## ember
## cache
module cache(
    input  wire         clk,
    input  wire         resetn,
    input  wire         valid,
    input  wire         op,
    input  wire [ 2: 0] index,
    input  wire [24: 0] tag,
    input  wire [ 3: 0] offset,
    input  wire [ 3: 0] wstrb,
    input  wire [31: 0] wdata,
    output wire         addr_ok,
    output wire         data_ok,
    output wire [31: 0] rdata,
    output wire         rd_req,
    output wire [ 2: 0] rd_type,
    output wire [31: 0] rd_addr,
    input  wire         rd_rdy,
    input  wire         ret_valid,
    input  wire         ret_last,
    input  wire [31: 0] ret_data,
    output wire         wr_req,
    output wire [ 2: 0] wr_type,
    output wire [31: 0] wr_addr,
    output wire [ 3: 0] wr_wstrb,
    output wire [127:0] wr_data,
    input  wire         wr_rdy
);
Size: about 2600 flip-flops, about 350 I/O pins, about 0.11 mm² of cells after synthesis.
Settings: LEC_CHECK=0, CAP_MARGIN=20, CORE_MARGIN=2, CORE_UTILIZATION=64, SLEW_MARGIN=20; clock period 6.55 ns.
run.sh (not shown) runs the stock make flow with config.mk's settings and CLKGATE_MAP_FILE=.
Relative to ember, the following input files were edited for lagoon:
Settings: a change of CORE_UTILIZATION from 64 to 15; an added HOLD_SLACK_MARGIN of 0.08; an added PLACE_DENSITY_LB_ADDON of 0.07; a change of CORE_MARGIN from 2 to 8; an added SETUP_SLACK_MARGIN of 2.34; an added GPL_TIMING_DRIVEN of 0; an added GPL_ROUTABILITY_DRIVEN of 0; an added MAX_ROUTING_LAYER of met4; a change of the clock period (ns, I/O delays scaled along) from 6.55 to 9.13.
[summary]
- [compare] base=ember new=lagoon: wire length of the first global-routing pass +62%; tap cell count +330%; number of ordinary and repair buffers in the finished layout +about 40%; core utilization -55 points.
- Comparing ember and lagoon, arrival time of data at the critical path endpoint is higher on lagoon.
- lagoon ended with every stage complete and zero timing, DRC or antenna violations.
- Total routed wirelength in lagoon is 250 mm higher than in ember
- Post-route clock period utilization (higher): ember
- Compared with ember, lagoon shows a higher clock latency reported for the late side of the worst-skew pair.
- Of ember and lagoon, the higher sequential share of layout area belongs to ember.
What quartz does differently from lagoon at the input level:
Settings: setting CTS_CLUSTER_SIZE to 21 for the first time; changing CORE_UTILIZATION from 15 to 72; changing SETUP_SLACK_MARGIN from 2.34 to 1.13; changing CORE_MARGIN from 8 to 2; removing GPL_ROUTABILITY_DRIVEN (formerly 0); removing PLACE_DENSITY_LB_ADDON (formerly 0.07); removing GPL_TIMING_DRIVEN (formerly 0); removing HOLD_SLACK_MARGIN (formerly 0.08); removing MAX_ROUTING_LAYER (formerly met4); setting CTS_CLUSTER_DIAMETER to 26 for the first time; changing the clock period (ns, I/O delays scaled along) from 9.13 to 4.23.
### Flow results
lagoon finished every step from synthesis to the final layout, and the layout passed the timing, design-rule and antenna checks.
What ended quartz was a tool error in 4_1_cts; the run never finished.
The final reports for quartz and lagoon show HPWL reported at the end of detailed placement lower in the former.
lagoon → quartz: floorplan row count lower, synthesized netlist cell count neither gained nor lost much.
Going from lagoon to quartz, area of the die shrank by more than half.
Input-level comparison between juniper and quartz:
Settings: putting TNS_END_PERCENT at 5 where nothing was set; swapping 21 for 25 in CTS_CLUSTER_SIZE; swapping 72 for 70 in CORE_UTILIZATION; swapping 26 for 317 in CTS_CLUSTER_DIAMETER; swapping 1.13 for 1.15 in SETUP_SLACK_MARGIN; swapping 4.23 for 4.29 in the clock period (ns, I/O delays scaled along).
--- outcome ---
- juniper had finished all stages when the layout checks came back failing, citing negative setup slack.
- Row count was lower in the run labelled quartz.
- When juniper is set beside quartz, its standard cell area after detailed placement turns out to be 0.47% smaller.
- Measured against each other, juniper and quartz differ in area of the placeable core, the lower figure coming from quartz.
- Status: top-level I/O count parity (juniper, quartz)
- quartz has a lower die area than juniper.
- Taking quartz as the reference, in juniper half-perimeter wire length after detailed placement dropped 0.79%, weighted congestion at the end of routability-driven global placement barely changed.
Inputs modified between juniper and tundra:
Settings: putting CELL_PAD_IN_SITES_DETAIL_PLACEMENT at 1 where nothing was set; clearing SETUP_SLACK_MARGIN, which used to be 1.15; swapping 70 for 40 in CORE_UTILIZATION; swapping 317 for 107 in CTS_CLUSTER_DIAMETER; putting PLACE_DENSITY_LB_ADDON at 0.03 where nothing was set; putting GPL_TIMING_DRIVEN at 0 where nothing was set; clearing CTS_CLUSTER_SIZE, which used to be 25; swapping 20 for 25 in CAP_MARGIN; clearing TNS_END_PERCENT, which used to be 5; swapping 4.29 for 4.44 in the clock period (ns, I/O delays scaled along).
[summary]
Compared with juniper, in tundra number of levels the H-tree was split into now sits higher, post-detailed-placement cell area went down.
Summary — post-layout utilization of the core, tundra relative to juniper: lower, by 33 points.
Est. power | tundra vs juniper | tundra higher
The number of diodes of tundra exceeds that of juniper by 8.
Route | tundra vs juniper | wire longer in tundra
Finished, but not clean: tundra, with negative setup slack.
From the logs: juniper reached the end of the flow and failed the layout checks with negative setup slack.
Side by side, count of clock buffers in the final design turned out higher in tundra than in juniper.
Relative to juniper, largest buffer count on any clock path increased by 1 in tundra.

== run 1 ==
Starting RTL as in the previous note.
export LEC_CHECK = 0
export ABC_AREA = 0
export CAP_MARGIN = 5
export CELL_PAD_IN_SITES_DETAIL_PLACEMENT = 0
export CELL_PAD_IN_SITES_GLOBAL_PLACEMENT = 0
export CORE_MARGIN = 9
export CORE_UTILIZATION = 62
export CTS_CLUSTER_SIZE = 74
export GPL_TIMING_DRIVEN = 0
export HOLD_SLACK_MARGIN = 0.17
export MAX_ROUTING_LAYER = met5
export MIN_ROUTING_LAYER = met1
export PLACE_DENSITY_LB_ADDON = 0.06
export SETUP_SLACK_MARGIN = 0.03
export SLEW_MARGIN = 25
export TNS_END_PERCENT = 55
create_clock -name core_clock -period 4.86 [get_ports {clk}]
| run 1 | all stages done | FAIL | setup timing |
Setup changes, run 1 to run 2
==> flow/config.mk <==
export PLATFORM = sky130hd
export DESIGN_NAME = cache
export DESIGN_NICKNAME = cache
export VERILOG_FILES = /design/flow/design.v
export SDC_FILE = /design/flow/constraint.sdc
export NUM_CORES = 4
export LEC_CHECK = 0
export CAP_MARGIN = 5
export CELL_PAD_IN_SITES_DETAIL_PLACEMENT = 1
export CORE_MARGIN = 3
export CORE_UTILIZATION = 41
export CTS_CLUSTER_DIAMETER = 191
export GPL_TIMING_DRIVEN = 1
export MIN_ROUTING_LAYER = met1
export PLACE_DENSITY_LB_ADDON = 0.29
export SLEW_MARGIN = 20
export TNS_END_PERCENT = 55
==> flow/constraint.sdc <==
create_clock -name core_clock -period 7.7 [get_ports {clk}]
set_input_delay 1.5400 -clock core_clock [delete_from_list [all_inputs] [get_ports {clk}]]
set_output_delay 1.5400 -clock core_clock [all_outputs]
set_load 0.01 [all_outputs]
==> results <==
Having completed the whole flow, run 2 delivered a layout that passed the timing, design-rule and antenna checks.
Relative to run 1, met2 capacity usage during global routing has decreased by 16 points in run 2.
Non-clock buffering overhead in the final layout (lower): run 2
Compared with run 1, in run 2 placer congestion estimate down about 11%; wire length down 4.9%; worst hold slack down 0.032 ns.
[inputs] run 3 vs run 2
==> flow/config.mk <==
export PLATFORM = sky130hd
export DESIGN_NAME = cache
export DESIGN_NICKNAME = cache
export VERILOG_FILES = /design/flow/design.v
export SDC_FILE = /design/flow/constraint.sdc
export NUM_CORES = 4
export LEC_CHECK = 0
export CAP_MARGIN = 15
export CORE_MARGIN = 2
export CORE_UTILIZATION = 70
export CTS_CLUSTER_DIAMETER = 63
export CTS_CLUSTER_SIZE = 21
export SETUP_SLACK_MARGIN = 1.11
export SLEW_MARGIN = 20
export TNS_END_PERCENT = 80
==> flow/constraint.sdc <==
create_clock -name core_clock -period 4.23 [get_ports {clk}]
set_input_delay 0.8460 -clock core_clock [delete_from_list [all_inputs] [get_ports {clk}]]
set_output_delay 0.8460 -clock core_clock [all_outputs]
set_load 0.01 [all_outputs]
[summary]
Completing all stages was not enough for run 3: its layout failed the final checks because of setup timing. On worst-case clock skew, run 2 loses to run 3. Relative to run 2, final worst-path setup slack has decreased by 1.35 ns in run 3. Run 3 does worse than run 2 on clock power. Per the comparison of run 3 with run 2, sequential fraction of the synthesis area ~0 delta; final cell count -about 10%. Relative to run 2, combinational share of power has gone up in run 3. Changes observed in run 3 relative to run 2: cell area went up 0.0052 sq mm; core region area lost 41%; wire length of the first global-routing pass dropped about 2.8%.
Here is what was changed in the inputs of run 4 compared with run 3.
==> flow/config.mk <==
export PLATFORM = sky130hd
export DESIGN_NAME = cache
export DESIGN_NICKNAME = cache
export VERILOG_FILES = /design/flow/design.v
export SDC_FILE = /design/flow/constraint.sdc
export NUM_CORES = 4
export LEC_CHECK = 0
export CAP_MARGIN = 20
export CORE_MARGIN = 2
export CORE_UTILIZATION = 72
export CTS_CLUSTER_SIZE = 53
export HOLD_SLACK_MARGIN = -0.1
export PLACE_DENSITY = 0.64
export SLEW_MARGIN = 20
==> flow/constraint.sdc <==
create_clock -name core_clock -period 5.54 [get_ports {clk}]
set_input_delay 1.1080 -clock core_clock [delete_from_list [all_inputs] [get_ports {clk}]]
set_output_delay 1.1080 -clock core_clock [all_outputs]
set_load 0.01 [all_outputs]
Notes after the runs:
Status for run 4 and run 3: no clean run
Completing all stages was not enough for run 3: its layout failed the final checks because of setup timing.
Against run 3, global placement routability congestion in run 4 rose by a few percent.
Run 4 against run 3: leakage component of the power decreased about 5%, aoi/oai-family share of the synthesized area stayed essentially flat, routed wire length shrank by 5.1%, data arrival at the endpoint of the critical path now sits lower.
Diff run 3 -> run 4: global-route usage picked up an extra 1.9 points; final-layout non-clock buffer area share fell 4.1 points; clock skew up 0.012 ns.
Run 3 leaves less setup margin than run 4.
In the metrics for run 4 and run 3, the one carrying the lower largest fanout of any net on the critical path is run 3.
Higher core occupancy in the finished layout among run 4 and run 3: run 3
### run 4 -> run 5
==> flow/config.mk <==
export PLATFORM = sky130hd
export DESIGN_NAME = cache
export DESIGN_NICKNAME = cache
export VERILOG_FILES = /design/flow/design.v
export SDC_FILE = /design/flow/constraint.sdc
export NUM_CORES = 4
export LEC_CHECK = 0
export ABC_AREA = 1
export CAP_MARGIN = 35
export CELL_PAD_IN_SITES_DETAIL_PLACEMENT = 2
export CORE_MARGIN = 2
export CORE_UTILIZATION = 40
export CTS_CLUSTER_SIZE = 13
export GPL_TIMING_DRIVEN = 1
export HOLD_SLACK_MARGIN = 0.3
export MIN_ROUTING_LAYER = met1
export SETUP_SLACK_MARGIN = 0.76
export SLEW_MARGIN = 20
==> flow/constraint.sdc <==
create_clock -name core_clock -period 4.4 [get_ports {clk}]
set_input_delay 0.8800 -clock core_clock [delete_from_list [all_inputs] [get_ports {clk}]]
set_output_delay 0.8800 -clock core_clock [all_outputs]
set_load 0.01 [all_outputs]
Results
Comparing run 4 and run 5, number of core rows is higher on run 5. Between run 4 and run 5, the difference in adder-cell share of the synthesized area is negligible. Going from run 4 to run 5, maximum clock insertion buffer count grows by 1. The log for run 5 ends in 5_1_grt with error GRT-0232, so the run never completed. In run 5 the yosys-reported design area after synthesis turned out about 2.3% higher than in run 4. Diff run 4 and run 5: average cell area after synthesis higher in run 4. Die extent in y of run 5 exceeds that of run 4 by more than a quarter. Run 5 has area after synthesis above what run 4 had. Compared with run 4, run 5 shows xor/xnor share of the synthesized area lower by 0.38 points. Between run 4 and run 5, the number of sinks handled by clock tree synthesis figures differ only marginally.
Power and IR drop assume default switching activity.
